<file path="flow/config.mk">
export PLATFORM = sky130hd
export DESIGN_NAME = figan_upconv
export DESIGN_NICKNAME = figan_upconv
export VERILOG_FILES = /design/flow/design.v
export SDC_FILE = /design/flow/constraint.sdc
export NUM_CORES = 4
export LEC_CHECK = 0
export ABC_AREA = 1
export CAP_MARGIN = 20
export CORE_MARGIN = 2
export CORE_UTILIZATION = 70
export CTS_CLUSTER_SIZE = 33
export HOLD_SLACK_MARGIN = 0.29
export PLACE_DENSITY_LB_ADDON = 0.19
export SETUP_SLACK_MARGIN = 1.74
export SLEW_MARGIN = 20
</file>
<file path="flow/constraint.sdc">
create_clock -name core_clock -period 7.51 [get_ports {clk}]
set_input_delay 1.5020 -clock core_clock [delete_from_list [all_inputs] [get_ports {clk}]]
set_output_delay 1.5020 -clock core_clock [all_outputs]
set_load 0.01 [all_outputs]
</file>
<file path="flow/design.v">
module qmult #(
    parameter N = 16,
    parameter Q = 10
)(
    input signed [N-1:0] a,
    input signed [N-1:0] b,
    output signed [N-1:0] out
);
    wire signed [2*N-1:0] temp;
    assign temp = a * b;
    assign out = temp[Q+N-1 : Q]; 
endmodule
module leaky_relu_layer #(
    parameter DATA_WIDTH = 16
)(
    input  wire clk,
    input  wire rst_n,
    input  wire valid_in,
    input  wire signed [DATA_WIDTH-1:0] data_in,
    output reg  valid_out,
    output reg  signed [DATA_WIDTH-1:0] data_out
);
    wire signed [DATA_WIDTH-1:0] val_shift_3;
    wire signed [DATA_WIDTH-1:0] val_shift_4;
    wire signed [DATA_WIDTH-1:0] val_shift_6;
    wire signed [DATA_WIDTH-1:0] neg_result;
    assign val_shift_3 = data_in >>> 3;  
    assign val_shift_4 = data_in >>> 4;  
    assign val_shift_6 = data_in >>> 6;  
    assign neg_result = val_shift_3 + val_shift_4 + val_shift_6;
    always @(posedge clk or negedge rst_n) begin
        if (!rst_n) begin
            valid_out <= 0;
            data_out  <= 0;
        end 
        else if (valid_in) begin
            valid_out <= 1;
            if (data_in >= 0) begin
                data_out <= data_in;
            end else begin
                data_out <= neg_result;
            end
        end 
        else begin
            valid_out <= 0;
        end
    end
endmodule
module upsample_layer_2d #(
    parameter IN_WIDTH   = 14, 
    parameter DATA_WIDTH = 16
)(
    input  wire clk, rst_n,
    input  wire valid_in,
    input  wire signed [DATA_WIDTH-1:0] data_in,
    output wire ready_in, 
    input  wire ready_out, 
    output reg  valid_out,
    output reg  signed [DATA_WIDTH-1:0] data_out
);
    localparam OUT_WIDTH = IN_WIDTH * 2;
    localparam S_READ_PIXEL  = 0;
    localparam S_EMIT_H_ZERO = 1; 
    localparam S_EMIT_V_ROW  = 2;
    reg [1:0] state;
    reg [15:0] col_cnt; 
    reg [15:0] row_cnt; 
    assign ready_in = (state == S_READ_PIXEL) && ready_out && (!valid_out || ready_out);
    always @(posedge clk or negedge rst_n) begin
        if (!rst_n) begin
            state <= S_READ_PIXEL;
            valid_out <= 0; data_out <= 0;
            col_cnt <= 0; row_cnt <= 0;
        end else begin
            if (valid_out && !ready_out) begin
                valid_out <= 1; 
            end else begin
                valid_out <= 0;  
                case (state)
                    S_READ_PIXEL: begin
                        if (valid_in && ready_out) begin
                            valid_out <= 1;
                            data_out  <= data_in;
                            state     <= S_EMIT_H_ZERO;
                        end
                    end
                    S_EMIT_H_ZERO: begin
                        if (ready_out) begin 
                            valid_out <= 1;
                            data_out  <= 0;
                            if (col_cnt == IN_WIDTH - 1) begin
                                col_cnt <= 0;
                                state   <= S_EMIT_V_ROW;
                            end else begin
                                col_cnt <= col_cnt + 1;
                                state   <= S_READ_PIXEL;
                            end
                        end
                    end
                    S_EMIT_V_ROW: begin
                        if (ready_out) begin
                            valid_out <= 1;
                            data_out  <= 0;
                            if (row_cnt == OUT_WIDTH - 1) begin
                                row_cnt <= 0;
                                state   <= S_READ_PIXEL;
                            end else begin
                                row_cnt <= row_cnt + 1;
                            end
                        end
                    end
                endcase
            end
        end
    end
endmodule
module zero_pad_layer #(
    parameter DATA_WIDTH = 16,
    parameter IMG_WIDTH  = 14,    
    parameter IMG_HEIGHT = 14,    
    parameter PAD_TOP    = 1,
    parameter PAD_BOTTOM = 2,
    parameter PAD_LEFT   = 1,
    parameter PAD_RIGHT  = 2
)(
    input  wire clk, rst_n,
    input  wire valid_in,
    input  wire signed [DATA_WIDTH-1:0] data_in,
    output wire ready_in,
    input  wire ready_out,
    output reg  valid_out,
    output reg  signed [DATA_WIDTH-1:0] data_out
);
    localparam TOTAL_WIDTH  = PAD_LEFT + IMG_WIDTH + PAD_RIGHT;
    localparam TOTAL_HEIGHT = PAD_TOP + IMG_HEIGHT + PAD_BOTTOM;
    reg [15:0] out_x;
    reg [15:0] out_y;
    reg frame_done; 
    reg [11:0] flush_cnt; 
    localparam FLUSH_CYCLES = 1024; 
    wire region_active_x = (out_x >= PAD_LEFT) && (out_x < PAD_LEFT + IMG_WIDTH);
    wire region_active_y = (out_y >= PAD_TOP)  && (out_y < PAD_TOP + IMG_HEIGHT);
    wire inside_content  = region_active_x && region_active_y;
    always @(*) begin
        if (frame_done) begin
            valid_out = 1'b0;
            data_out  = 0;
        end 
        else if (inside_content) begin
            valid_out = valid_in;
            data_out  = data_in;
        end else begin
            valid_out = 1'b1; 
            data_out  = {DATA_WIDTH{1'b0}};
        end
    end
    assign ready_in = !frame_done && (flush_cnt == 0) && inside_content && ready_out;
    wire fire_out = valid_out && ready_out;
    always @(posedge clk or negedge rst_n) begin
        if (!rst_n) begin
            out_x <= 0; out_y <= 0; frame_done <= 0; flush_cnt <= 0;
        end else begin
            if (flush_cnt > 0) begin
                if (fire_out) begin
                    if (flush_cnt == FLUSH_CYCLES) frame_done <= 1;
                    else flush_cnt <= flush_cnt + 1;
                end
            end
            else if (fire_out) begin
                if (out_x == TOTAL_WIDTH - 1) begin
                    out_x <= 0;
                    if (out_y == TOTAL_HEIGHT - 1) flush_cnt <= 1; 
                    else out_y <= out_y + 1;
                end else out_x <= out_x + 1;
            end
        end
    end
endmodule
module conv2d_4x4_layer #(
    parameter IMG_WIDTH  = 16,
    parameter DATA_WIDTH = 16
)(
    input  wire clk,
    input  wire rst_n,
    input  wire valid_in,
    input  wire signed [DATA_WIDTH-1:0] data_in,
    input  wire signed [DATA_WIDTH-1:0] w0, w1, w2, w3,
    input  wire signed [DATA_WIDTH-1:0] w4, w5, w6, w7,
    input  wire signed [DATA_WIDTH-1:0] w8, w9, w10, w11,
    input  wire signed [DATA_WIDTH-1:0] w12, w13, w14, w15,
    input  wire signed [DATA_WIDTH-1:0] bias,
    output reg  valid_out,
    output reg  signed [DATA_WIDTH-1:0] data_out
);
    reg signed [DATA_WIDTH-1:0] line_buff_0 [0:IMG_WIDTH-1];
    reg signed [DATA_WIDTH-1:0] line_buff_1 [0:IMG_WIDTH-1];
    reg signed [DATA_WIDTH-1:0] line_buff_2 [0:IMG_WIDTH-1];
    reg signed [DATA_WIDTH-1:0] win [0:15]; 
    wire signed [DATA_WIDTH-1:0] p[0:15]; 
    wire signed [DATA_WIDTH-1:0] sum;
    reg [9:0] x_cnt, y_cnt;
    integer i;
    qmult m0 (win[15], w0,  p[0]);
    qmult m1 (win[14], w1,  p[1]);
    qmult m2 (win[13], w2,  p[2]);
    qmult m3 (win[12], w3,  p[3]);
    qmult m4 (win[11], w4,  p[4]);
    qmult m5 (win[10], w5,  p[5]);
    qmult m6 (win[9],  w6,  p[6]);
    qmult m7 (win[8],  w7,  p[7]);
    qmult m8 (win[7],  w8,  p[8]);
    qmult m9 (win[6],  w9,  p[9]);
    qmult m10(win[5],  w10, p[10]);
    qmult m11(win[4],  w11, p[11]);
    qmult m12(win[3],  w12, p[12]);
    qmult m13(win[2],  w13, p[13]);
    qmult m14(win[1],  w14, p[14]);
    qmult m15(win[0],  w15, p[15]);
    assign sum = p[0] + p[1] + p[2] + p[3] + 
                 p[4] + p[5] + p[6] + p[7] + 
                 p[8] + p[9] + p[10] + p[11] +
                 p[12] + p[13] + p[14] + p[15] + bias;
    reg valid_req;
    always @(posedge clk or negedge rst_n) begin
        if (!rst_n) begin
            valid_req <= 0;
            valid_out <= 0;
            data_out  <= 0;
            x_cnt <= 0;
            y_cnt <= 0;
            for (i = 0; i < IMG_WIDTH; i = i + 1) begin
                line_buff_0[i] <= 0;
                line_buff_1[i] <= 0;
                line_buff_2[i] <= 0;
            end
            for (i = 0; i < 16; i = i + 1) begin
                win[i] <= 0;
            end
        end 
        else if (valid_in) begin
            line_buff_0[0] <= data_in;
            line_buff_1[0] <= line_buff_0[IMG_WIDTH-1];
            line_buff_2[0] <= line_buff_1[IMG_WIDTH-1];
            for (i = 1; i < IMG_WIDTH; i = i + 1) begin
                line_buff_0[i] <= line_buff_0[i-1];
                line_buff_1[i] <= line_buff_1[i-1];
                line_buff_2[i] <= line_buff_2[i-1];
            end
            win[0] <= data_in; 
            win[1] <= win[0]; win[2] <= win[1]; win[3] <= win[2];
            win[4] <= line_buff_0[IMG_WIDTH-1];
            win[5] <= win[4]; win[6] <= win[5]; win[7] <= win[6];
            win[8] <= line_buff_1[IMG_WIDTH-1];
            win[9] <= win[8]; win[10] <= win[9]; win[11] <= win[10];
            win[12] <= line_buff_2[IMG_WIDTH-1];
            win[13] <= win[12]; win[14] <= win[13]; win[15] <= win[14];
            if (x_cnt == IMG_WIDTH-1) begin
                x_cnt <= 0;
                y_cnt <= y_cnt + 1;
            end else begin
                x_cnt <= x_cnt + 1;
            end
            if (y_cnt >= 3 && x_cnt >= 3) 
                valid_req <= 1;
            else
                valid_req <= 0;
            valid_out <= valid_req;
            data_out  <= sum;
        end
        else begin
            valid_out <= valid_req;
            data_out  <= sum;
            valid_req <= 0;
        end
    end
endmodule
module trans_conv2d_padded_layer #(
    parameter IN_WIDTH   = 7,
    parameter DATA_WIDTH = 16,
    parameter PAD_TOP    = 1,
    parameter PAD_BOTTOM = 2,
    parameter PAD_LEFT   = 1,
    parameter PAD_RIGHT  = 2
)(
    input  wire clk, rst_n,
    input  wire valid_in,
    input  wire signed [DATA_WIDTH-1:0] data_in,
    output wire ready_out, 
    input  wire signed [DATA_WIDTH-1:0] w0,w1,w2,w3,w4,w5,w6,w7,
    input  wire signed [DATA_WIDTH-1:0] w8,w9,w10,w11,w12,w13,w14,w15,
    input  wire signed [DATA_WIDTH-1:0] bias,
    output wire valid_out,
    output wire signed [DATA_WIDTH-1:0] data_out
);
    wire up_valid, up_ready;
    wire signed [DATA_WIDTH-1:0] up_data;
    upsample_layer_2d #(
        .IN_WIDTH(IN_WIDTH), 
        .DATA_WIDTH(DATA_WIDTH)
    ) upsample_inst (
        .clk(clk), .rst_n(rst_n),
        .valid_in(valid_in), .data_in(data_in), .ready_in(ready_out),
        .ready_out(up_ready), .valid_out(up_valid), .data_out(up_data)
    );
    wire pad_valid, pad_ready;
    wire signed [DATA_WIDTH-1:0] pad_data;
    zero_pad_layer #(
        .DATA_WIDTH(DATA_WIDTH),
        .IMG_WIDTH(IN_WIDTH * 2),    
        .IMG_HEIGHT(IN_WIDTH * 2),   
        .PAD_TOP(PAD_TOP), .PAD_BOTTOM(PAD_BOTTOM),
        .PAD_LEFT(PAD_LEFT), .PAD_RIGHT(PAD_RIGHT)
    ) pad_inst (
        .clk(clk), .rst_n(rst_n),
        .valid_in(up_valid), .data_in(up_data), .ready_in(up_ready),
        .ready_out(pad_ready), .valid_out(pad_valid), .data_out(pad_data)
    );
    localparam CONV_IN_WIDTH = (IN_WIDTH * 2) + PAD_LEFT + PAD_RIGHT;
    conv2d_4x4_layer #(
        .IMG_WIDTH(CONV_IN_WIDTH), 
        .DATA_WIDTH(DATA_WIDTH)
    ) conv_inst (
        .clk(clk), .rst_n(rst_n),
        .valid_in(pad_valid), .data_in(pad_data), 
        .w0(w0), .w1(w1), .w2(w2), .w3(w3), .w4(w4), .w5(w5), .w6(w6), .w7(w7),
        .w8(w8), .w9(w9), .w10(w10), .w11(w11), .w12(w12), .w13(w13), .w14(w14), .w15(w15),
        .bias(bias),
        .valid_out(valid_out), .data_out(data_out)
    );
    assign pad_ready = 1'b1; 
endmodule
module w_dec2 #(parameter DATA_WIDTH=16)(
    output wire signed [DATA_WIDTH-1:0] w0, output wire signed [DATA_WIDTH-1:0] w1, output wire signed [DATA_WIDTH-1:0] w2, output wire signed [DATA_WIDTH-1:0] w3, output wire signed [DATA_WIDTH-1:0] w4, output wire signed [DATA_WIDTH-1:0] w5, output wire signed [DATA_WIDTH-1:0] w6, output wire signed [DATA_WIDTH-1:0] w7, output wire signed [DATA_WIDTH-1:0] w8, output wire signed [DATA_WIDTH-1:0] w9, output wire signed [DATA_WIDTH-1:0] w10, output wire signed [DATA_WIDTH-1:0] w11, output wire signed [DATA_WIDTH-1:0] w12, output wire signed [DATA_WIDTH-1:0] w13, output wire signed [DATA_WIDTH-1:0] w14, output wire signed [DATA_WIDTH-1:0] w15, output wire signed [DATA_WIDTH-1:0] bias
);
    assign w0 = 16'h0114;  
    assign w1 = 16'h0108;  
    assign w2 = 16'h00ee;  
    assign w3 = 16'h00fa;  
    assign w4 = 16'h00e9;  
    assign w5 = 16'h00dd;  
    assign w6 = 16'h00cf;  
    assign w7 = 16'h00d9;  
    assign w8 = 16'h00ed;  
    assign w9 = 16'h00d6;  
    assign w10 = 16'h00e7;  
    assign w11 = 16'h00f3;  
    assign w12 = 16'h010e;  
    assign w13 = 16'h00fa;  
    assign w14 = 16'h0104;  
    assign w15 = 16'h0106;  
    assign bias = 16'h0001;  
endmodule
module figan_upconv #(
    parameter DATA_WIDTH = 16
)(
    input  wire clk,
    input  wire rst_n,
    input  wire valid_in,
    input  wire signed [DATA_WIDTH-1:0] data_in,
    output wire ready_out,
    output wire valid_out,
    output wire signed [DATA_WIDTH-1:0] data_out
);
    wire signed [DATA_WIDTH-1:0] w_d2 [0:15]; wire signed [DATA_WIDTH-1:0] b_d2;
    w_dec2 w_d2_inst (.w0(w_d2[0]), .w1(w_d2[1]), .w2(w_d2[2]), .w3(w_d2[3]), .w4(w_d2[4]), .w5(w_d2[5]), .w6(w_d2[6]), .w7(w_d2[7]), .w8(w_d2[8]), .w9(w_d2[9]), .w10(w_d2[10]), .w11(w_d2[11]), .w12(w_d2[12]), .w13(w_d2[13]), .w14(w_d2[14]), .w15(w_d2[15]), .bias(b_d2));
    wire val_d2; wire signed [DATA_WIDTH-1:0] dat_d2;
    trans_conv2d_padded_layer #(
        .IN_WIDTH(14), .DATA_WIDTH(DATA_WIDTH),
        .PAD_TOP(2), .PAD_BOTTOM(3),
        .PAD_LEFT(2), .PAD_RIGHT(3)
    ) dec2 (
        .clk(clk), .rst_n(rst_n), .valid_in(valid_in), .data_in(data_in), .ready_out(ready_out),
        .w0(w_d2[0]), .w1(w_d2[1]), .w2(w_d2[2]), .w3(w_d2[3]), .w4(w_d2[4]), .w5(w_d2[5]), .w6(w_d2[6]), .w7(w_d2[7]), .w8(w_d2[8]), .w9(w_d2[9]), .w10(w_d2[10]), .w11(w_d2[11]), .w12(w_d2[12]), .w13(w_d2[13]), .w14(w_d2[14]), .w15(w_d2[15]), .bias(b_d2), .valid_out(val_d2), .data_out(dat_d2)
    );
    leaky_relu_layer #(.DATA_WIDTH(DATA_WIDTH)) act_d2 (.clk(clk), .rst_n(rst_n), .valid_in(val_d2), .data_in(dat_d2), .valid_out(valid_out), .data_out(data_out));
endmodule
</file>
<file path="flow/run.sh">
#!/bin/bash
# the make line also repeats each setting of config.mk as NAME=value (left out here)
make -C /OpenROAD-flow-scripts/flow DESIGN_CONFIG=/design/flow/config.mk WORK_HOME=/design/flow/orfs CLKGATE_MAP_FILE= finish
</file>
==> impl_metrics.csv, run 1 <==
group,metric,value,unit
drt,first_pass_iters,8,
worst_setup_path,crit_arrival,9580,ps
logic_synthesis,synth_cell_types,61,
logic_synthesis,adder_share,25.78,%
worst_setup_path,r2r_start,"dec2.conv_inst.line_buff_2[2][10]$_DFFE_PN0P_",
cts,hold_buffers,0,
logic_synthesis,syn_area,0.1120,mm^2
power_and_ir_drop,clkPwrFrac,49.0,%
global_routing,track_usage,35.15,%
min_path,hold_end,"act_d2.data_out[2]$_DFFE_PN0P_",
die,coreArea,0.1586,mm^2
final_timing,worst_pin_slew,1038,ps
placed_design,dp_slack,-1492,ps
worst_setup_path,setup.worst_path.start_class,"register",
global_routing,antenna_found_initial,4,
power_and_ir_drop,p_comb,0.000212,W
power_and_ir_drop,peakVddDrop,0.2527,mV
global_routing,grt-ovfl-total,0,
drt,drtAntennaViolNets,0,
die,rows,146,
power_and_ir_drop,seqPwrFrac,49.9,%
logic_synthesis,most_common_cell,"inv_1",
min_path,worstHoldStart,"dec2.conv_inst.data_out[2]$_DFF_PN0_",
cts,clkSinkCount,1800,
power_and_ir_drop,p_clk,0.00951,W
worst_setup_path,crit_slowest_cell,"fa_2",
power_and_ir_drop,internal_power,0.01516,W
logic_synthesis,synth.yosys.seq_area_share,40.22,%
final_timing,fin_ws,-1360,ps
min_path,hold_class,"register to register",
worst_setup_path,critPathMaxFanout,5,
logic_synthesis,synth-edff-count,0,
logic_synthesis,netlist_top_cells_area,"dfrtp_1 (40%), fa_1 (15%), ha_1 (11%), inv_1 (8.6%), nand2_1 (8.3%)",
worst_setup_path,path_buffers,12,
logic_synthesis,synth_area_leader_cell,"dfrtp_1",
logic_synthesis,avgSynthCellArea,9.202,um^2
die,fp_util,70.63,%
drt,wl_per_cell,18.34,um
drt,num_vias,85854,
logic_synthesis,muxShareOfSynthArea,0.01005,%
logic_synthesis,yosys-top-cells-count,"inv_1 (2561), nand2_1 (2477), dfrtp_1 (1799)",
final_timing,drv_slew,0,
cts,cts_root_buf,"clkbuf_16",
die,ioPinCount,37,
worst_setup_path,cp_top_family,"adder cells",
global_routing,grt_first_pass_wirelength,459800,um
final_timing,fin_worst_skew,77.66,ps
drt,viasPerCell,5.561,
power_and_ir_drop,pwr_density_cell,148.0,mW/mm^2
run,drv_cap,0,
die,fp.dieW,404.0,um
placed_design,dpl_cell_area,0.1225,mm^2
logic_synthesis,aoi_share,10.30,%
logic_synthesis,synth_flops,1800,
worst_setup_path,ff2ff_setup_slack,-1360,ps
final_timing,grt_setup_unrepaired,"true",
worst_setup_path,critPathKind,"register to register",
power_and_ir_drop,combPwrFrac,1.1,%
cells_and_area,nNetsFinal,15041,
logic_synthesis,synth_nets,13994,
worst_setup_path,r2r_cells,35,
cts,cts_buffer_depth,3,
cts,worstSkewPairLatency,850,ps
cts,cts_max_level,4,
logic_synthesis,ff_type,"dfrtp_1",
final_timing,finalCriticalPeriod,8870,ps
logic_synthesis,ys_cells,12171,
logic_synthesis,syn_inst,12171,
run,warning_count,165,
logic_synthesis,yosys.area_share.simple,10.81,%
die,die_area,0.1632,mm^2
cells_and_area,fin_area,0.1312,mm^2
outcome,status,"complete, but fails checks",
placed_design,dp_hpwl,194800,um
min_path,holdPathStages,2,
final_timing,finalSetupViolCount,13,
power_and_ir_drop,switching_share,21.94,%
global_routing,grt_max_degree,260,
worst_setup_path,r2r_end,"dec2.conv_inst.data_out[11]$_DFF_PN0_",
global_routing,grt_pass1_vias,89365,
cts,clkTransAtPathRegs,70,ps
final_timing,fin_crit_sh,118.1,%
logic_synthesis,logic_family,"adder cells",
cts,cts_tree,"done",
placed_design,place_congestion,0.9856,
power_and_ir_drop,p_seq,0.00970,W
logic_synthesis,yosys_area,0.1120,mm^2
drt,drtIter0Drc,7968,
drt,drc_errors,0,
cells_and_area,area_growth,17.12,%
outcome,violatedChecks,"negative setup slack",
worst_setup_path,slowest_delay,620,ps
logic_synthesis,yosys.area_share.xor_xnor,2.651,%
worst_setup_path,cp_num_cells,35,
drt,route.final.wire_length,283100,um
worst_setup_path,end_kind,"register",
final_timing,relSlewSlack,30.78,%
power_and_ir_drop,maxPowerGroup,"registers",
die,dieHeight,404.0,um
cts,numCtsBuffers,181,
logic_synthesis,synth.top_cell.area_share,40.20,%
logic_synthesis,yosys_warnings,13,
power_and_ir_drop,leakage,67.90,nW
placed_design,io_buffers,36,
final_timing,max_freq,112.7,MHz
final_timing,hold_violations,0,
power_and_ir_drop,p_sw,0.004261,W
worst_setup_path,cp-endpoint,"dec2.conv_inst.data_out[11]$_DFF_PN0_",
logic_synthesis,ys_async_sr_fraction,100.0,%
worst_setup_path,cp.required,8220,ps
worst_setup_path,worstSetupStartpoint,"dec2.conv_inst.line_buff_2[2][10]$_DFFE_PN0P_",
[timing repair]
item / CTS / global route
endpoints found under the setup margin: 16 / 16
hold endpoints to repair: 0 / 0
pin swaps: 130 / 170
gates resized: 218 / 159
setup buffers: 45 / 39
[routing by layer]
metal / share of wire [%] / up-vias / GRT usage [%]
li1: - / 39725 / -
met2: 50 / 2661 / 59.07
met4: 3.7 / 4 / 12.32
met1: 41 / 42823 / 47.60
met3: 5.1 / 641 / 4.501
met5: 0.0095 / - / 0
[cell type report]
cell class | instances | area (um^2)
Clock inverter | 75 | 1044
Antenna cell | 5 | 12.51
Clock buffer | 252 | 5210
Tap cell | 2072 | 2592
Fill cell | 9099 | 27390
Sequential cell | 1800 | 45110
Timing Repair Buffer | 1246 | 9799
Multi-Input combinational cell | 7419 | 57740
Inverter | 2570 | 9657
[stage by stage]
| stage | total power, W | cells | utilization (%) | TNS, ps | hold WS, ps |
|---|---|---|---|---|---|
| final | 0.01942 | 15439 | 82.72 | -13940 | 469.6 |
| after global routing | 0.01992 | 15438 | 82.72 | -16630 | 492.7 |
| after floorplan | 0.009878 | 12171 | - | -2684 | 331.2 |
| after detailed placement | 0.01010 | 15023 | 77.27 | -15510 | 454.6 |
| after global placement | 0.01010 | 15023 | 77.27 | -14270 | 449.7 |
| after CTS | 0.01950 | 15395 | 82.06 | -11860 | 474.2 |
==> run 2: changes to the inputs <==
Settings changed: ABC_AREA 1 to unset, CAP_MARGIN 20 to 15, CTS_CLUSTER_SIZE 33 to 55, GPL_ROUTABILITY_DRIVEN set to 0, GPL_TIMING_DRIVEN set to 1, HOLD_SLACK_MARGIN 0.29 to unset, PLACE_DENSITY_LB_ADDON 0.19 to unset, SETUP_SLACK_MARGIN 1.74 to 1.15, TNS_END_PERCENT set to 95.
Clock period 7.51 ns to 8.7 ns, I/O delays scaled along.
==> run 2 against run 1 <==
- the layout still fails its checks (negative setup slack)
- first-iteration DRC count decreased by 25%
- core utilization shrank 2.2 points
- fmax is 11% lower
- via count is 7.7% lower
- register-to-register slack gained 130 ps
- die area fell by 2.3%
- non-clock buffer count fell by 255
==> impl_metrics.csv, run 2 <==
group,metric,value,unit
drt,first_pass_iters,8,
power_and_ir_drop,internal_power,0.01290,W
power_and_ir_drop,switching_share,22.08,%
worst_setup_path,slowest_delay,570,ps
global_routing,grt_max_degree,238,
global_routing,track_usage,31.70,%
drt,route.final.wire_length,243400,um
worst_setup_path,r2r_end,"dec2.conv_inst.data_out[15]$_DFF_PN0_",
worst_setup_path,r2r_start,"dec2.conv_inst.win[12][2]$_DFFE_PN0P_",
cells_and_area,fillCellCount,10064,
cells_and_area,area_growth,14.53,%
drt,diodes,0,
min_path,holdPathStages,0,
worst_setup_path,cp.required,9380,ps
cts,hold_buffers,0,
power_and_ir_drop,p_comb,0.000183,W
cts,cts_max_level,4,
power_and_ir_drop,pwr_density_cell,132.1,mW/mm^2
worst_setup_path,setup.worst_path.start_class,"register",
global_routing,antenna_found_initial,1,
drt,drtAntennaViolNets,0,
cts,cts_tree,"done",
final_timing,fin_worst_skew,73.40,ps
die,dieHeight,399.4,um
cts,cts_root_buf,"clkbuf_16",
final_timing,worst_pin_slew,1189,ps
worst_setup_path,worstSetupStartpoint,"dec2.conv_inst.win[12][2]$_DFFE_PN0P_",
logic_synthesis,adder_share,26.38,%
logic_synthesis,yosys.area_share.simple,19.03,%
run,drv_cap,0,
power_and_ir_drop,p_seq,0.00837,W
run,warning_count,136,
logic_synthesis,synth_nets,13703,
die,ioPinCount,37,
cells_and_area,nNetsFinal,14493,
min_path,hold_class,"register to register",
logic_synthesis,synth_cell_types,85,
drt,drtIter0Drc,5942,
final_timing,grt_setup_unrepaired,"true",
logic_synthesis,yosys-top-cells-count,"nand2_1 (4770), dfrtp_1 (1799), inv_1 (1570)",
logic_synthesis,synth.top_cell.area_share,41.14,%
logic_synthesis,aoi_share,3.715,%
global_routing,grt_pass1_vias,83283,
power_and_ir_drop,maxPowerGroup,"registers",
cts,clkTransAtPathRegs,70,ps
die,fp.dieW,399.4,um
outcome,violatedChecks,"negative setup slack",
power_and_ir_drop,leakage,73.08,nW
final_timing,relSlewSlack,20.74,%
die,coreArea,0.1557,mm^2
logic_synthesis,yosys_warnings,13,
logic_synthesis,ff_type,"dfrtp_1",
drt,drc_errors,0,
logic_synthesis,muxShareOfSynthArea,0.09490,%
outcome,status,"complete, but fails checks",
worst_setup_path,cp_num_cells,37,
global_routing,grt_first_pass_wirelength,411000,um
placed_design,dp_hpwl,172200,um
final_timing,max_freq,100.7,MHz
worst_setup_path,critPathKind,"register to register",
cts,numCtsBuffers,178,
final_timing,fin_crit_sh,114.2,%
logic_synthesis,syn_area,0.1094,mm^2
min_path,worstHoldStart,"dec2.conv_inst.valid_req$_DFF_PN0_",
die,rows,145,
worst_setup_path,r2r_cells,37,
drt,viasPerCell,5.329,
logic_synthesis,syn_inst,11880,
logic_synthesis,avgSynthCellArea,9.211,um^2
worst_setup_path,critPathMaxFanout,4,
global_routing,grt-ovfl-total,0,
logic_synthesis,logic_family,"adder cells",
power_and_ir_drop,combPwrFrac,1.1,%
worst_setup_path,crit_slowest_cell,"fa_1",
die,die_area,0.1595,mm^2
logic_synthesis,most_common_cell,"nand2_1",
final_timing,fin_ws,-1232,ps
worst_setup_path,crit_arrival,10620,ps
cts,worstSkewPairLatency,870,ps
final_timing,holdWs,362.8,ps
worst_setup_path,cp-endpoint,"dec2.conv_inst.data_out[15]$_DFF_PN0_",
worst_setup_path,crit_path_frequent_cell,"fa_1",
placed_design,dpl_cell_area,0.1181,mm^2
power_and_ir_drop,p_clk,0.00800,W
placed_design,io_buffers,36,
cts,cts_buffer_depth,3,
worst_setup_path,cp_top_family,"adder cells",
worst_setup_path,end_kind,"register",
final_timing,hold_violations,0,
drt,wl_per_cell,16.37,um
cells_and_area,fin_area,0.1253,mm^2
final_timing,finalCriticalPeriod,9932,ps
logic_synthesis,synth_flops,1800,
power_and_ir_drop,p_sw,0.003657,W
placed_design,dp_cells,14509,
logic_synthesis,synth.yosys.seq_area_share,41.16,%
logic_synthesis,ys_cells,11880,
drt,num_vias,79226,
cells_and_area,regArea,0.04506,mm^2
worst_setup_path,ff2ff_setup_slack,-1230,ps
power_and_ir_drop,peakVddDrop,0.1809,mV
logic_synthesis,synth_area_leader_cell,"dfrtp_1",
worst_setup_path,path_buffers,7,
logic_synthesis,yosys.area_share.xor_xnor,2.742,%
logic_synthesis,ys_async_sr_fraction,100.0,%
die,fp_util,70.30,%
min_path,hold_end,"dec2.conv_inst.valid_out$_DFF_PN0_",
logic_synthesis,netlist_top_cells_area,"dfrtp_1 (41%), nand2_1 (16%), fa_1 (15%), ha_1 (11%), inv_1 (5.4%)",
cells_and_area,comb_area,0.05776,mm^2
power_and_ir_drop,seqPwrFrac,50.6,%
logic_synthesis,yosys_area,0.1094,mm^2
final_timing,finalSetupViolCount,8,
power_and_ir_drop,clkPwrFrac,48.3,%
final_timing,drv_slew,0,
cts,clkSinkCount,1800,
cells_and_area,final_cell_count_no_fill,14868,
logic_synthesis,synth-edff-count,0,
## run 2: area by class of cell
type	count	area share [%]
clock buffers	247	4.032
clock inverters	73	0.8825
inverters	1571	4.705
multi-input cells	8128	46.09
flip-flops and latches	1800	35.95
well taps	2058	2.055
repair buffers	991	6.283
## run 2: metrics by stage
step                power [W]  utilization, %  TNS (ps)  worst slack [ps]
detailed placement   0.008719           75.87     -4607             -1132
CTS                   0.01670           80.13     -5135             -1122
finish                0.01656           80.52     -5950             -1232
global route          0.01707           80.52     -8285             -1471
global placement     0.008718           75.87     -3535            -990.8
floorplan            0.008528               -    -626.0            -626.0
## run 2: routing by layer
layer  vias up  routed length (um)  track usage, %
li1      37779                   -               -
met3       460               10860           4.129
met5         -                  13               0
met1     39403              106000           44.30
met4         2                8288           10.34
met2      1582              118300           52.08
## run 2: what timing repair did
| action | in CTS | in global routing |
|---|---|---|
| setup endpoints to repair | 14 | 14 |
| resized | 68 | 92 |
| buffers inserted | 20 | 18 |
| pin swaps | 57 | 91 |
==> run 3: changes to the inputs <==
Settings changed: CAP_MARGIN 15 to 20, CORE_UTILIZATION 70 to 40, CTS_CLUSTER_SIZE 55 to unset, GPL_ROUTABILITY_DRIVEN 0 to unset, GPL_TIMING_DRIVEN 1 to unset, SETUP_SLACK_MARGIN 1.15 to unset, TNS_END_PERCENT 95 to unset.
Clock period 8.7 ns to 13.0 ns, I/O delays scaled along.
==> run 3 against run 2 <==
- the run now finishes clean
- final area fell by 3.9%
- flip-flop count unchanged
- power is 29% lower
- core utilization decreased by 36 points
- fmax fell by 7.3%
- die area rose by 74%
- critical endpoint unchanged
==> impl_metrics.csv, run 3 <==
group,metric,value,unit
outcome,status,"no timing/DRC/antenna violations",
die,dieHeight,527.0,um
global_routing,grt_first_pass_wirelength,388300,um
drt,drtAntennaViolNets,0,
logic_synthesis,syn_inst,11880,
global_routing,grt_max_degree,235,
worst_setup_path,end_kind,"register",
logic_synthesis,yosys_warnings,13,
global_routing,grt-ovfl-total,0,
run,drv_cap,0,
logic_synthesis,netlist_top_cells_area,"dfrtp_1 (41%), nand2_1 (16%), fa_1 (15%), ha_1 (11%), inv_1 (5.4%)",
final_timing,finalCriticalPeriod,10720,ps
placed_design,io_buffers,36,
final_timing,hold_violations,0,
final_timing,fin_crit_sh,82.43,%
drt,num_vias,72061,
min_path,worstHoldStart,"dec2.conv_inst.valid_req$_DFF_PN0_",
logic_synthesis,synth_flops,1800,
worst_setup_path,ff2ff_setup_slack,2280,ps
die,fp.dieW,527.0,um
final_timing,grt_setup_unrepaired,"false",
logic_synthesis,ys_async_sr_fraction,100.0,%
drt,route.final.wire_length,228800,um
run,warning_count,136,
logic_synthesis,yosys.area_share.xor_xnor,2.742,%
cts,hold_buffers,0,
power_and_ir_drop,p_clk,0.00603,W
power_and_ir_drop,combPwrFrac,1.0,%
drt,viasPerCell,4.633,
cells_and_area,utilization,44.13,%
logic_synthesis,synth_nets,13703,
logic_synthesis,adder_share,26.38,%
final_timing,fin_worst_skew,52.42,ps
power_and_ir_drop,p_sw,0.002520,W
cts,cts_max_level,4,
cts,cts_resized,0,
logic_synthesis,synth.top_cell.area_share,41.14,%
logic_synthesis,logic_family,"adder cells",
worst_setup_path,cp.required,13700,ps
power_and_ir_drop,leakage,68.89,nW
cts,numCtsBuffers,209,
global_routing,track_usage,16.89,%
worst_setup_path,crit_slowest_cell,"fa_1",
die,rows,192,
worst_setup_path,r2r_cells,37,
logic_synthesis,ff_type,"dfrtp_1",
worst_setup_path,worstSetupStartpoint,"dec2.conv_inst.win[12][1]$_DFFE_PN0P_",
min_path,hold_end,"dec2.conv_inst.valid_out$_DFF_PN0_",
cts,clkTransAtPathRegs,60,ps
logic_synthesis,yosys-top-cells-count,"nand2_1 (4770), dfrtp_1 (1799), inv_1 (1570)",
power_and_ir_drop,switching_share,21.44,%
logic_synthesis,yosys_area,0.1094,mm^2
min_path,holdPathStages,0,
drt,first_pass_iters,8,
global_routing,grt_pass1_vias,73262,
worst_setup_path,r2r_end,"dec2.conv_inst.data_out[15]$_DFF_PN0_",
logic_synthesis,synth_cell_types,85,
cts,cts_buffer_depth,4,
worst_setup_path,slowest_delay,570,ps
logic_synthesis,avgSynthCellArea,9.211,um^2
die,die_area,0.2778,mm^2
drt,drtIter0Drc,4537,
die,fp_util,40.10,%
die,coreArea,0.2729,mm^2
logic_synthesis,synth-edff-count,0,
logic_synthesis,ys_cells,11880,
worst_setup_path,critPathKind,"register to register",
cts,clkSinkCount,1800,
worst_setup_path,cp_num_cells,37,
logic_synthesis,synth_area_leader_cell,"dfrtp_1",
logic_synthesis,yosys.area_share.simple,19.03,%
drt,wl_per_cell,14.71,um
final_timing,drv_slew,0,
power_and_ir_drop,maxPowerGroup,"clock",
final_timing,relSlewSlack,22.08,%
placed_design,dp_hpwl,162700,um
logic_synthesis,most_common_cell,"nand2_1",
cts,cts_setup_buffers,0,
cts,cts_tree,"done",
power_and_ir_drop,clkPwrFrac,51.3,%
cells_and_area,nNetsFinal,13617,
logic_synthesis,syn_area,0.1094,mm^2
power_and_ir_drop,pwr_density_cell,97.60,mW/mm^2
power_and_ir_drop,seqPwrFrac,47.7,%
worst_setup_path,cp_top_family,"adder cells",
cells_and_area,fillCellCount,26634,
logic_synthesis,muxShareOfSynthArea,0.09490,%
cells_and_area,comb_area,0.05688,mm^2
logic_synthesis,synth.yosys.seq_area_share,41.16,%
power_and_ir_drop,p_seq,0.00560,W
global_routing,antenna_found_initial,6,
worst_setup_path,critPathMaxFanout,6,
cts,cts_root_buf,"clkbuf_16",
cts,worstSkewPairLatency,850,ps
power_and_ir_drop,internal_power,0.009235,W
cells_and_area,area_growth,10.06,%
worst_setup_path,path_buffers,4,
final_timing,finalSetupViolCount,0,
cells_and_area,regArea,0.04504,mm^2
worst_setup_path,crit_arrival,11420,ps
worst_setup_path,r2r_start,"dec2.conv_inst.win[12][1]$_DFFE_PN0P_",
logic_synthesis,aoi_share,3.715,%
worst_setup_path,cp-endpoint,"dec2.conv_inst.data_out[15]$_DFF_PN0_",
power_and_ir_drop,peakVddDrop,0.09765,mV
min_path,hold_class,"register to register",
final_timing,max_freq,93.32,MHz
worst_setup_path,crit_path_frequent_cell,"fa_1",
power_and_ir_drop,p_comb,0.000122,W
final_timing,worst_pin_slew,1161,ps
die,ioPinCount,37,
worst_setup_path,setup.worst_path.start_class,"register",
final_timing,setup_tns,0,ps
drt,drc_errors,0,
placed_design,place_congestion,0.8991,
[run 3: area by class of cell]
| class | count | share of cell area (%) |
|---|---|---|
| multi-input cells | 8128 | 47.23 |
| flip-flops and latches | 1800 | 37.40 |
| clock buffers | 297 | 5.083 |
| inverters | 1571 | 4.896 |
| well taps | 3589 | 3.729 |
| repair buffers | 84 | 0.8332 |
| clock inverters | 85 | 0.8301 |
| diodes | 1 | 0.002078 |
[run 3: metrics by stage]
stage,hold WS (ps),total power [W],setup WS (ps),cells,area (um^2)
6_report,351.2,0.01176,2285,15555,120400
5_1_grt,361.3,0.01220,1730,15555,120400
4_1_cts,355.1,0.01197,2299,15553,120400
3_5_place_dp,337.1,0.005836,2335,15171,113300
3_3_place_gp,337.3,0.005837,2405,15171,113300
2_1_floorplan,331.2,0.005707,3239,11880,109400
[run 3: routing by layer]
layer	vias to the layer above	share of wire [%]	global-route usage, %
li1	36090	-	-
met1	34999	50	25.11
met2	680	45	26.28
met3	290	3.1	2.106
met4	2	2.1	3.753
met5	-	0.0052	0
==> run 4: changes to the inputs <==
Settings changed: ABC_AREA set to 0, CELL_PAD_IN_SITES_DETAIL_PLACEMENT set to 2, CELL_PAD_IN_SITES_GLOBAL_PLACEMENT set to 2, CORE_MARGIN 2 to 5, CORE_UTILIZATION 40 to 26, CTS_CLUSTER_DIAMETER set to 344, GPL_TIMING_DRIVEN set to 0, PLACE_DENSITY_LB_ADDON set to 0.13, SETUP_SLACK_MARGIN set to 0.26.
Clock period 13.0 ns to 6.84 ns, I/O delays scaled along.
==> run 4 against run 3 <==
- sequential power rose by 91%
- non-clock buffer count is 430 higher
- area after synthesis stayed put
- the layout now fails its checks (negative setup slack)
- via count up 9.1%
- core utilization decreased by 14 points
- fmax is 5.0% higher
- setup slack worse by 5600 ps
- global-route usage fell by 0.46 points
- flip-flop count stayed put
==> impl_metrics.csv, run 4 <==
group,metric,value,unit
power_and_ir_drop,p_seq,0.0107,W
drt,num_vias,78601,
final_timing,worst_pin_slew,1157,ps
outcome,status,"complete, but fails checks",
logic_synthesis,synth-edff-count,0,
worst_setup_path,critPathKind,"register to register",
final_timing,grt_setup_unrepaired,"true",
worst_setup_path,cp_top_family,"adder cells",
die,ioPinCount,37,
logic_synthesis,logic_family,"adder cells",
die,fp.dieW,658.8,um
worst_setup_path,cp.required,7590,ps
drt,drc_errors,0,
worst_setup_path,ff2ff_setup_slack,-3360,ps
logic_synthesis,yosys-top-cells-count,"nand2_1 (4770), dfrtp_1 (1799), inv_1 (1570)",
cells_and_area,nNetsFinal,14061,
drt,route.final.wire_length,356600,um
final_timing,setup_tns,-28600,ps
drt,viasPerCell,4.380,
power_and_ir_drop,maxPowerGroup,"clock",
power_and_ir_drop,p_sw,0.005226,W
cells_and_area,fillCellCount,46600,
final_timing,fin_crit_sh,149.2,%
logic_synthesis,muxShareOfSynthArea,0.09490,%
power_and_ir_drop,combPwrFrac,1.1,%
logic_synthesis,syn_area,0.1094,mm^2
placed_design,io_buffers,36,
worst_setup_path,worstSetupStartpoint,"dec2.conv_inst.win[12][1]$_DFFE_PN0P_",
power_and_ir_drop,pwr_density_cell,182.6,mW/mm^2
placed_design,dp_hpwl,284900,um
logic_synthesis,yosys.area_share.simple,19.03,%
run,drv_cap,0,
die,rows,238,
die,fp_util,26.06,%
worst_setup_path,r2r_end,"dec2.conv_inst.data_out[15]$_DFF_PN0_",
power_and_ir_drop,p_comb,0.000258,W
final_timing,finalSetupViolCount,15,
min_path,holdPathStages,0,
logic_synthesis,synth_flops,1800,
min_path,hold_class,"register to register",
logic_synthesis,ys_async_sr_fraction,100.0,%
logic_synthesis,synth.top_cell.area_share,41.14,%
run,warning_count,125,
logic_synthesis,avgSynthCellArea,9.211,um^2
worst_setup_path,critPathMaxFanout,5,
final_timing,fin_ws,-3365,ps
logic_synthesis,ff_type,"dfrtp_1",
logic_synthesis,synth.yosys.seq_area_share,41.16,%
worst_setup_path,cp-endpoint,"dec2.conv_inst.data_out[15]$_DFF_PN0_",
worst_setup_path,crit_slowest_cell,"fa_1",
worst_setup_path,setup.worst_path.start_class,"register",
cts,hold_buffers,0,
cts,clkTransAtPathRegs,60,ps
final_timing,fin_worst_skew,33.03,ps
logic_synthesis,synth_nets,13703,
global_routing,antenna_found_initial,19,
cts,clkSinkCount,1800,
logic_synthesis,yosys.area_share.xor_xnor,2.742,%
cells_and_area,area_growth,15.71,%
die,die_area,0.4340,mm^2
drt,drtIter0Drc,2986,
cts,cts_root_buf,"clkbuf_16",
worst_setup_path,end_kind,"register",
placed_design,dp_slack,-3935,ps
logic_synthesis,aoi_share,3.715,%
global_routing,grt_first_pass_wirelength,555800,um
cts,worstSkewPairLatency,900,ps
logic_synthesis,ys_cells,11880,
die,coreArea,0.4199,mm^2
logic_synthesis,synth_cell_types,85,
logic_synthesis,synth_area_leader_cell,"dfrtp_1",
power_and_ir_drop,peakVddDrop,0.1884,mV
logic_synthesis,most_common_cell,"nand2_1",
global_routing,grt-ovfl-total,0,
final_timing,finalCriticalPeriod,10200,ps
outcome,violatedChecks,"negative setup slack",
power_and_ir_drop,internal_power,0.01790,W
drt,first_pass_iters,4,
cts,cts_buffer_depth,4,
worst_setup_path,r2r_cells,37,
logic_synthesis,adder_share,26.38,%
cts,cts_max_level,4,
worst_setup_path,path_buffers,5,
power_and_ir_drop,leakage,70.52,nW
global_routing,grt_max_degree,143,
worst_setup_path,slowest_delay,560,ps
logic_synthesis,netlist_top_cells_area,"dfrtp_1 (41%), nand2_1 (16%), fa_1 (15%), ha_1 (11%), inv_1 (5.4%)",
global_routing,grt_pass1_vias,91270,
final_timing,hold_violations,0,
drt,drtAntennaViolNets,0,
power_and_ir_drop,clkPwrFrac,52.8,%
final_timing,max_freq,98.00,MHz
power_and_ir_drop,seqPwrFrac,46.1,%
worst_setup_path,r2r_start,"dec2.conv_inst.win[12][1]$_DFFE_PN0P_",
power_and_ir_drop,switching_share,22.60,%
final_timing,relSlewSlack,22.89,%
cells_and_area,regArea,0.04514,mm^2
worst_setup_path,cp_num_cells,37,
die,dieHeight,658.8,um
worst_setup_path,crit_path_frequent_cell,"fa_1",
cells_and_area,comb_area,0.05798,mm^2
final_timing,drv_slew,0,
power_and_ir_drop,p_clk,0.0122,W
logic_synthesis,syn_inst,11880,
drt,wl_per_cell,19.87,um
min_path,worstHoldStart,"dec2.conv_inst.valid_req$_DFF_PN0_",
cts,numCtsBuffers,223,
worst_setup_path,crit_arrival,10960,ps
logic_synthesis,yosys_area,0.1094,mm^2
min_path,hold_end,"dec2.conv_inst.valid_out$_DFF_PN0_",
cts,cts_tree,"done",
global_routing,track_usage,16.43,%
placed_design,place_congestion,0.8406,
logic_synthesis,yosys_warnings,13,
## run 4: area by class of cell
cell class              count  area share, %
repair buffers            133          1.188
well taps                5520          5.455
flip-flops and latches   1800          35.65
inverters                1571          4.679
diodes                     12        0.02372
multi-input cells        8128          45.79
clock buffers             324          5.161
clock inverters            78         0.7481
plain buffers             381          1.304
## run 4: through the flow
stage               instances  total power [W]  utilization [%]  hold WS, ps  instance area, um^2
floorplan               11880          0.01085                -        331.2               109700
global placement        17436          0.01114            27.85        360.3               117000
detailed placement      17460          0.01112            28.00        357.5               117600
CTS                     17900          0.02372            29.96        313.2               125800
global route            17937          0.02413            30.15        353.7               126600
finish                  17947          0.02312            30.16        361.1               126600
## run 4: what timing repair did
action | 4_1_cts | 5_1_grt
endpoints found under the hold margin | 0 | 0
pin swaps | 46 | 73
setup buffers | 38 | 35
cloned | 0 | 0
endpoints found under the setup margin | 15 | 15
resized | 123 | 120
## run 4: metal layers
layer	vias up	share of wire [%]	wire (um)	GRT usage, %
met4	0	2.4	8442	3.579
met1	40769	48	170600	22.71
met3	332	2.3	8253	1.624
met2	522	47	169300	27.88
li1	36978	-	-	-
met5	-	0	0	0
==> run 5: changes to the inputs <==
Settings changed: ABC_AREA 0 to unset, CAP_MARGIN 20 to 15, CELL_PAD_IN_SITES_DETAIL_PLACEMENT 2 to unset, CELL_PAD_IN_SITES_GLOBAL_PLACEMENT 2 to 1, CORE_MARGIN 5 to 2, CORE_UTILIZATION 26 to 58, CTS_CLUSTER_DIAMETER 344 to unset, CTS_CLUSTER_SIZE set to 50, GPL_ROUTABILITY_DRIVEN set to 0, GPL_TIMING_DRIVEN 0 to 1, HOLD_SLACK_MARGIN set to -0.1, PLACE_DENSITY_LB_ADDON 0.13 to unset, SETUP_SLACK_MARGIN 0.26 to 0.56, TNS_END_PERCENT set to 5.
Clock period 6.84 ns to 3.86 ns, I/O delays scaled along.
==> run 5 against run 4 <==
- still fails the layout checks on negative setup slack
- largest cell class unchanged
- final area grew 3.9%
- critical path type unchanged
- sequential power rose by 77%
- highest routed layer unchanged
- final cell count shrank 12%
==> impl_metrics.csv, run 5 <==
group,metric,value,unit
die,coreArea,0.1876,mm^2
cts,clkSinkCount,1800,
logic_synthesis,aoi_share,3.715,%
power_and_ir_drop,p_sw,0.008288,W
worst_setup_path,r2r_end,"dec2.conv_inst.data_out[15]$_DFF_PN0_",
cts,cts_tree,"done",
placed_design,dp_cells,15373,
logic_synthesis,yosys_warnings,13,
run,drv_cap,0,
cells_and_area,nNetsFinal,14938,
logic_synthesis,logic_family,"adder cells",
final_timing,worst_pin_slew,959.1,ps
final_timing,fin_ws,-5972,ps
cells_and_area,area_growth,20.26,%
power_and_ir_drop,switching_share,21.73,%
power_and_ir_drop,maxPowerGroup,"registers",
worst_setup_path,ff2ff_setup_slack,-5970,ps
die,fp_util,58.33,%
min_path,worstHoldStart,"dec2.conv_inst.valid_req$_DFF_PN0_",
logic_synthesis,yosys.area_share.xor_xnor,2.742,%
run,warning_count,98,
power_and_ir_drop,clkPwrFrac,49.3,%
logic_synthesis,yosys-top-cells-count,"nand2_1 (4770), dfrtp_1 (1799), inv_1 (1570)",
die,rows,159,
logic_synthesis,synth_nets,13703,
power_and_ir_drop,combPwrFrac,1.3,%
final_timing,max_freq,101.7,MHz
logic_synthesis,yosys.area_share.simple,19.03,%
power_and_ir_drop,seqPwrFrac,49.5,%
logic_synthesis,synth.top_cell.area_share,41.14,%
final_timing,holdWs,351.9,ps
drt,drtIter0Drc,4669,
final_timing,hold_violations,0,
logic_synthesis,ys_async_sr_fraction,100.0,%
power_and_ir_drop,peakVddDrop,0.3821,mV
global_routing,grt_max_degree,134,
final_timing,fin_crit_sh,254.7,%
die,fp.dieW,438.4,um
worst_setup_path,crit_slowest_cell,"fa_2",
logic_synthesis,synth_area_leader_cell,"dfrtp_1",
logic_synthesis,yosys_area,0.1094,mm^2
drt,viasPerCell,5.021,
worst_setup_path,cp_top_family,"adder cells",
global_routing,grt-ovfl-total,0,
worst_setup_path,cp-endpoint,"dec2.conv_inst.data_out[15]$_DFF_PN0_",
worst_setup_path,r2r_start,"dec2.conv_inst.win[12][3]$_DFFE_PN0P_",
power_and_ir_drop,p_clk,0.0188,W
global_routing,antenna_found_initial,2,
cells_and_area,fin_area,0.1316,mm^2
cts,cts_root_buf,"clkbuf_16",
min_path,hold_class,"register to register",
power_and_ir_drop,p_comb,0.000479,W
worst_setup_path,r2r_cells,38,
logic_synthesis,syn_area,0.1094,mm^2
global_routing,grt_first_pass_wirelength,423900,um
drt,first_pass_iters,7,
logic_synthesis,netlist_top_cells_area,"dfrtp_1 (41%), nand2_1 (16%), fa_1 (15%), ha_1 (11%), inv_1 (5.4%)",
final_timing,relSlewSlack,35.91,%
final_timing,finalSetupViolCount,16,
drt,diodes,0,
logic_synthesis,synth-edff-count,0,
worst_setup_path,cp_num_cells,38,
die,ioPinCount,37,
logic_synthesis,syn_inst,11880,
cts,clkTransAtPathRegs,70,ps
drt,drc_errors,0,
cts,cts_buffer_depth,3,
drt,wl_per_cell,15.93,um
placed_design,dp_hpwl,188800,um
placed_design,dp_slack,-6140,ps
final_timing,setup_tns,-74010,ps
worst_setup_path,path_buffers,5,
worst_setup_path,critPathKind,"register to register",
power_and_ir_drop,leakage,75.98,nW
worst_setup_path,cp.required,4560,ps
cts,cts_max_level,4,
power_and_ir_drop,p_seq,0.0189,W
cells_and_area,final_cell_count_no_fill,15771,
worst_setup_path,crit_path_frequent_cell,"fa_1",
logic_synthesis,synth_flops,1800,
cts,worstSkewPairLatency,860,ps
die,dieHeight,438.4,um
logic_synthesis,most_common_cell,"nand2_1",
drt,num_vias,79182,
drt,route.final.wire_length,251300,um
worst_setup_path,crit_arrival,10530,ps
outcome,violatedChecks,"negative setup slack",
logic_synthesis,ys_cells,11880,
final_timing,finalCriticalPeriod,9832,ps
min_path,holdPathStages,0,
placed_design,dpl_cell_area,0.1225,mm^2
power_and_ir_drop,pwr_density_cell,289.8,mW/mm^2
worst_setup_path,worstSetupStartpoint,"dec2.conv_inst.win[12][3]$_DFFE_PN0P_",
outcome,status,"complete, but fails checks",
placed_design,io_buffers,36,
logic_synthesis,synth_cell_types,85,
final_timing,grt_setup_unrepaired,"true",
min_path,hold_end,"dec2.conv_inst.valid_out$_DFF_PN0_",
cells_and_area,fillCellCount,14689,
logic_synthesis,avgSynthCellArea,9.211,um^2
global_routing,grt_pass1_vias,83715,
worst_setup_path,critPathMaxFanout,4,
final_timing,drv_slew,0,
drt,drtAntennaViolNets,0,
die,die_area,0.1922,mm^2
worst_setup_path,setup.worst_path.start_class,"register",
logic_synthesis,adder_share,26.38,%
final_timing,fin_worst_skew,89.28,ps
logic_synthesis,ff_type,"dfrtp_1",
global_routing,track_usage,27.04,%
worst_setup_path,slowest_delay,600,ps
worst_setup_path,end_kind,"register",
logic_synthesis,muxShareOfSynthArea,0.09490,%
logic_synthesis,synth.yosys.seq_area_share,41.16,%
cts,numCtsBuffers,189,
power_and_ir_drop,internal_power,0.02984,W
run 5: final cells by class:
| class | instances | area [um^2] | area share (%) |
|---|---|---|---|
| clock inverter | 70 | 898.4 | 0.6827 |
| clock buffer | 282 | 5622 | 4.272 |
| tap | 2495 | 3122 | 2.372 |
| sequential | 1800 | 45060 | 34.24 |
| multi-input combinational | 8128 | 58890 | 44.75 |
| timing repair buffer | 1425 | 12110 | 9.203 |
| inverter | 1571 | 5899 | 4.483 |
run 5: stage by stage:
step	util (%)	power, W
6_report	70.15	0.03813
3_3_place_gp	65.31	0.01972
2_1_floorplan	-	0.01922
3_5_place_dp	65.31	0.01972
5_1_grt	70.15	0.03941
4_1_cts	69.35	0.03860
run 5: routing by layer:
layer,track usage [%],up-vias,part of all wire (%),wire (um)
li1,-,38732,-,-
met1,38.42,39052,46,116700
met2,44.00,1053,47,119100
met3,3.273,345,3.2,8135
met4,7.842,0,2.9,7283
met5,0,-,0,0
run 5: repair_timing:
item,in CTS,in global routing
resized,230,313
buffers inserted,21,24
hold endpoints to repair,3,0
pin swaps,182,258
setup endpoints to repair,182,330
hold buffers,1,0
==> run 6: changes to the inputs <==
Settings changed: ABC_AREA set to 0, CAP_MARGIN 15 to 5, CELL_PAD_IN_SITES_DETAIL_PLACEMENT set to 1, CORE_UTILIZATION 58 to 71, CTS_CLUSTER_SIZE 50 to 23, GPL_TIMING_DRIVEN 1 to unset, HOLD_SLACK_MARGIN -0.1 to 0.17, MIN_ROUTING_LAYER set to met1, PLACE_DENSITY_LB_ADDON set to 0.12, SETUP_SLACK_MARGIN 0.56 to -0.78, SLEW_MARGIN 20 to 15, TNS_END_PERCENT 5 to 30.
Clock period 3.86 ns to 13.0 ns, I/O delays scaled along.
==> run 6 against run 5 <==
- the flow now stops in global placement without I/O (3_1_place_gp_skip_io)
- die area decreased by 18%
- area after synthesis unchanged
- synthesized cell count unchanged
==> impl_metrics.csv, run 6 <==
group,metric,value,unit
outcome,status,"did not finish",
outcome,lastStage,"global placement without I/O (3_1_place_gp_skip_io)",
outcome,firstError,"[ERROR FLW-0024] Place density exceeds 1.0 (current PLACE_DENSITY_LB_ADDON =  0.12). Please check if the value of  PLACE_DENSITY_LB_ADDON is between 0 and 0.99.",
logic_synthesis,synth_area_leader_cell,"dfrtp_1",
logic_synthesis,synth_cell_types,85,
logic_synthesis,aoi_share,3.715,%
logic_synthesis,synth-edff-count,0,
logic_synthesis,avgSynthCellArea,9.211,um^2
logic_synthesis,synth.yosys.seq_area_share,41.16,%
logic_synthesis,yosys-top-cells-count,"nand2_1 (4770), dfrtp_1 (1799), inv_1 (1570)",
die,fp.dieW,396.6,um
logic_synthesis,netlist_top_cells_area,"dfrtp_1 (41%), nand2_1 (16%), fa_1 (15%), ha_1 (11%), inv_1 (5.4%)",
die,die_area,0.1573,mm^2
logic_synthesis,synth.top_cell.area_share,41.14,%
logic_synthesis,synth_nets,13703,
die,rows,144,
logic_synthesis,syn_inst,11880,
logic_synthesis,yosys.area_share.xor_xnor,2.742,%
logic_synthesis,muxShareOfSynthArea,0.09490,%
die,fp_util,71.29,%
logic_synthesis,yosys.area_share.simple,19.03,%
die,coreArea,0.1535,mm^2
logic_synthesis,adder_share,26.38,%
logic_synthesis,most_common_cell,"nand2_1",
logic_synthesis,ys_async_sr_fraction,100.0,%
die,dieHeight,396.6,um
logic_synthesis,logic_family,"adder cells",
logic_synthesis,yosys_area,0.1094,mm^2
logic_synthesis,synth_flops,1800,
logic_synthesis,ff_type,"dfrtp_1",
logic_synthesis,yosys_warnings,13,
logic_synthesis,syn_area,0.1094,mm^2
logic_synthesis,ys_cells,11880,
==> run 7: changes to the inputs <==
Settings changed: ABC_AREA 0 to unset, CAP_MARGIN 5 to 15, CELL_PAD_IN_SITES_DETAIL_PLACEMENT 1 to unset, CELL_PAD_IN_SITES_GLOBAL_PLACEMENT 1 to unset, CORE_UTILIZATION 71 to 70, CTS_CLUSTER_SIZE 23 to 55, GPL_TIMING_DRIVEN set to 1, HOLD_SLACK_MARGIN 0.17 to unset, MIN_ROUTING_LAYER met1 to unset, PLACE_DENSITY_LB_ADDON 0.12 to 0.14, SETUP_SLACK_MARGIN -0.78 to 1.15, SLEW_MARGIN 15 to 20, TNS_END_PERCENT 30 to 65.
Clock period 13.0 ns to 10.7 ns, I/O delays scaled along.
==> run 7 against run 6 <==
- the run now finishes clean
- die area rose by 1.4%
- synthesized cell count did not move
- area after synthesis did not move
==> impl_metrics.csv, run 7 <==
group,metric,value,unit
logic_synthesis,adder_share,26.38,%
logic_synthesis,synth_flops,1800,
logic_synthesis,yosys_area,0.1094,mm^2
cts,worstSkewPairLatency,820,ps
worst_setup_path,cp_top_family,"adder cells",
cells_and_area,utilization,76.05,%
worst_setup_path,crit_path_frequent_cell,"fa_1",
logic_synthesis,ys_cells,11880,
worst_setup_path,critPathKind,"register to register",
worst_setup_path,cp-endpoint,"dec2.conv_inst.data_out[15]$_DFF_PN0_",
final_timing,hold_violations,0,
cts,clkTransAtPathRegs,70,ps
cells_and_area,final_cell_count_no_fill,14012,
worst_setup_path,cp_num_cells,37,
worst_setup_path,end_kind,"register",
logic_synthesis,yosys.area_share.simple,19.03,%
global_routing,met1_usage,42.64,%
cts,cts_root_buf,"clkbuf_16",
cts,numCtsBuffers,182,
logic_synthesis,synth.yosys.seq_area_share,41.16,%
drt,first_pass_iters,8,
final_timing,max_freq,99.93,MHz
die,die_area,0.1595,mm^2
drt,wl_per_cell,16.53,um
drt,route.final.wire_length,231700,um
min_path,worstHoldStart,"dec2.conv_inst.valid_req$_DFF_PN0_",
logic_synthesis,ff_type,"dfrtp_1",
cells_and_area,area_growth,8.182,%
drt,drc_errors,0,
logic_synthesis,yosys-top-cells-count,"nand2_1 (4770), dfrtp_1 (1799), inv_1 (1570)",
global_routing,track_usage,30.34,%
worst_setup_path,r2r_end,"dec2.conv_inst.data_out[15]$_DFF_PN0_",
global_routing,antenna_found_initial,0,
power_and_ir_drop,maxPowerGroup,"registers",
placed_design,io_buffers,36,
power_and_ir_drop,p_comb,0.000150,W
final_timing,finalSetupViolCount,0,
global_routing,use_met2,48.43,%
min_path,hold_class,"register to register",
placed_design,dp_slack,403.5,ps
power_and_ir_drop,internal_power,0.01058,W
die,fp_util,70.30,%
power_and_ir_drop,leakage,68.55,nW
final_timing,worst_pin_slew,1101,ps
power_and_ir_drop,p_clk,0.00647,W
die,ioPinCount,37,
min_path,holdPathStages,0,
power_and_ir_drop,p_seq,0.00681,W
drt,viasPerCell,5.423,
worst_setup_path,setup.worst_path.start_class,"register",
cells_and_area,nNetsFinal,13634,
cells_and_area,fillCellCount,10708,
logic_synthesis,yosys.area_share.xor_xnor,2.742,%
final_timing,fin_worst_skew,56.35,ps
die,dieHeight,399.4,um
cts,clkSinkCount,1800,
drt,drtAntennaViolNets,0,
worst_setup_path,critPathMaxFanout,4,
placed_design,dp_cells,13659,
logic_synthesis,synth_area_leader_cell,"dfrtp_1",
logic_synthesis,synth_nets,13703,
final_timing,grt_setup_unrepaired,"true",
run,warning_count,133,
power_and_ir_drop,seqPwrFrac,50.7,%
die,rows,145,
cells_and_area,regArea,0.04508,mm^2
cells_and_area,comb_area,0.05737,mm^2
worst_setup_path,path_buffers,9,
drt,diodes,0,
final_timing,setup_tns,0,ps
logic_synthesis,syn_area,0.1094,mm^2
global_routing,grt_pass1_vias,79380,
worst_setup_path,worstSetupStartpoint,"dec2.conv_inst.line_buff_2[1][3]$_DFFE_PN0P_",
logic_synthesis,synth-edff-count,0,
final_timing,relSlewSlack,26.59,%
placed_design,dpl_cell_area,0.1115,mm^2
logic_synthesis,muxShareOfSynthArea,0.09490,%
logic_synthesis,aoi_share,3.715,%
final_timing,fin_ws,693.1,ps
drt,num_vias,75990,
placed_design,dp_hpwl,162700,um
die,fp.dieW,399.4,um
global_routing,grt_max_degree,232,
worst_setup_path,cp.required,11370,ps
cts,hold_buffers,0,
cts,cts_buffer_depth,3,
worst_setup_path,r2r_cells,37,
global_routing,grt_use_met3,4.573,%
logic_synthesis,synth.top_cell.area_share,41.14,%
outcome,status,"no timing/DRC/antenna violations",
worst_setup_path,crit_slowest_cell,"fa_1",
die,coreArea,0.1557,mm^2
logic_synthesis,yosys_warnings,13,
logic_synthesis,most_common_cell,"nand2_1",
run,drv_cap,0,
logic_synthesis,netlist_top_cells_area,"dfrtp_1 (41%), nand2_1 (16%), fa_1 (15%), ha_1 (11%), inv_1 (5.4%)",
power_and_ir_drop,peakVddDrop,0.1587,mV
power_and_ir_drop,switching_share,21.21,%
global_routing,grt_first_pass_wirelength,394800,um
logic_synthesis,avgSynthCellArea,9.211,um^2
final_timing,drv_slew,0,
logic_synthesis,ys_async_sr_fraction,100.0,%
final_timing,finalCriticalPeriod,10010,ps
global_routing,grt_most_used_layer,"met2",
power_and_ir_drop,combPwrFrac,1.1,%
logic_synthesis,synth_cell_types,85,
logic_synthesis,syn_inst,11880,
cts,cts_tree,"done",
global_routing,grt-ovfl-total,0,
cts,cts_max_level,4,
final_timing,fin_crit_sh,93.52,%
power_and_ir_drop,pwr_density_cell,113.4,mW/mm^2
worst_setup_path,slowest_delay,560,ps
power_and_ir_drop,p_sw,0.002849,W
logic_synthesis,logic_family,"adder cells",
worst_setup_path,r2r_start,"dec2.conv_inst.line_buff_2[1][3]$_DFFE_PN0P_",
worst_setup_path,ff2ff_setup_slack,690,ps
cells_and_area,fin_area,0.1184,mm^2
power_and_ir_drop,clkPwrFrac,48.2,%
min_path,hold_end,"dec2.conv_inst.valid_out$_DFF_PN0_",
worst_setup_path,crit_arrival,10680,ps
drt,drtIter0Drc,5939,
==> run 7: cell type report <==
class / count / share of cell area [%]
Sequential cell: 1800 / 38.08
Inverter: 1571 / 4.983
Tap cell: 2058 / 2.175
Multi-Input combinational cell: 8128 / 48.46
Timing Repair Buffer: 128 / 1.143
Clock inverter: 57 / 0.6785
Clock buffer: 270 / 4.484
==> run 7: per-stage QoR <==
| stage | hold slack [ps] | power [W] |
|---|---|---|
| after floorplan | 331.2 | 0.006934 |
| after global placement | 336.5 | 0.007088 |
| after detailed placement | 341.9 | 0.007089 |
| after CTS | 357.4 | 0.01355 |
| after global routing | 359.4 | 0.01384 |
| final | 355.3 | 0.01343 |
==> run 7: per-layer routing <==
metal	up-vias	part of all wire, %	wire [um]
li1	36078	-	-
met1	37859	44	101200
met2	1557	48	110500
met3	496	4.6	10750
met4	0	4.0	9223
met5	-	0	0
==> run 7: what timing repair did <==
action	4_1_cts	5_1_grt
gates resized	62	66
endpoints found under the setup margin	5	5
buffers inserted	9	15
endpoints found under the hold margin	0	0
pin swaps	45	47
Power and IR drop assume default switching activity.
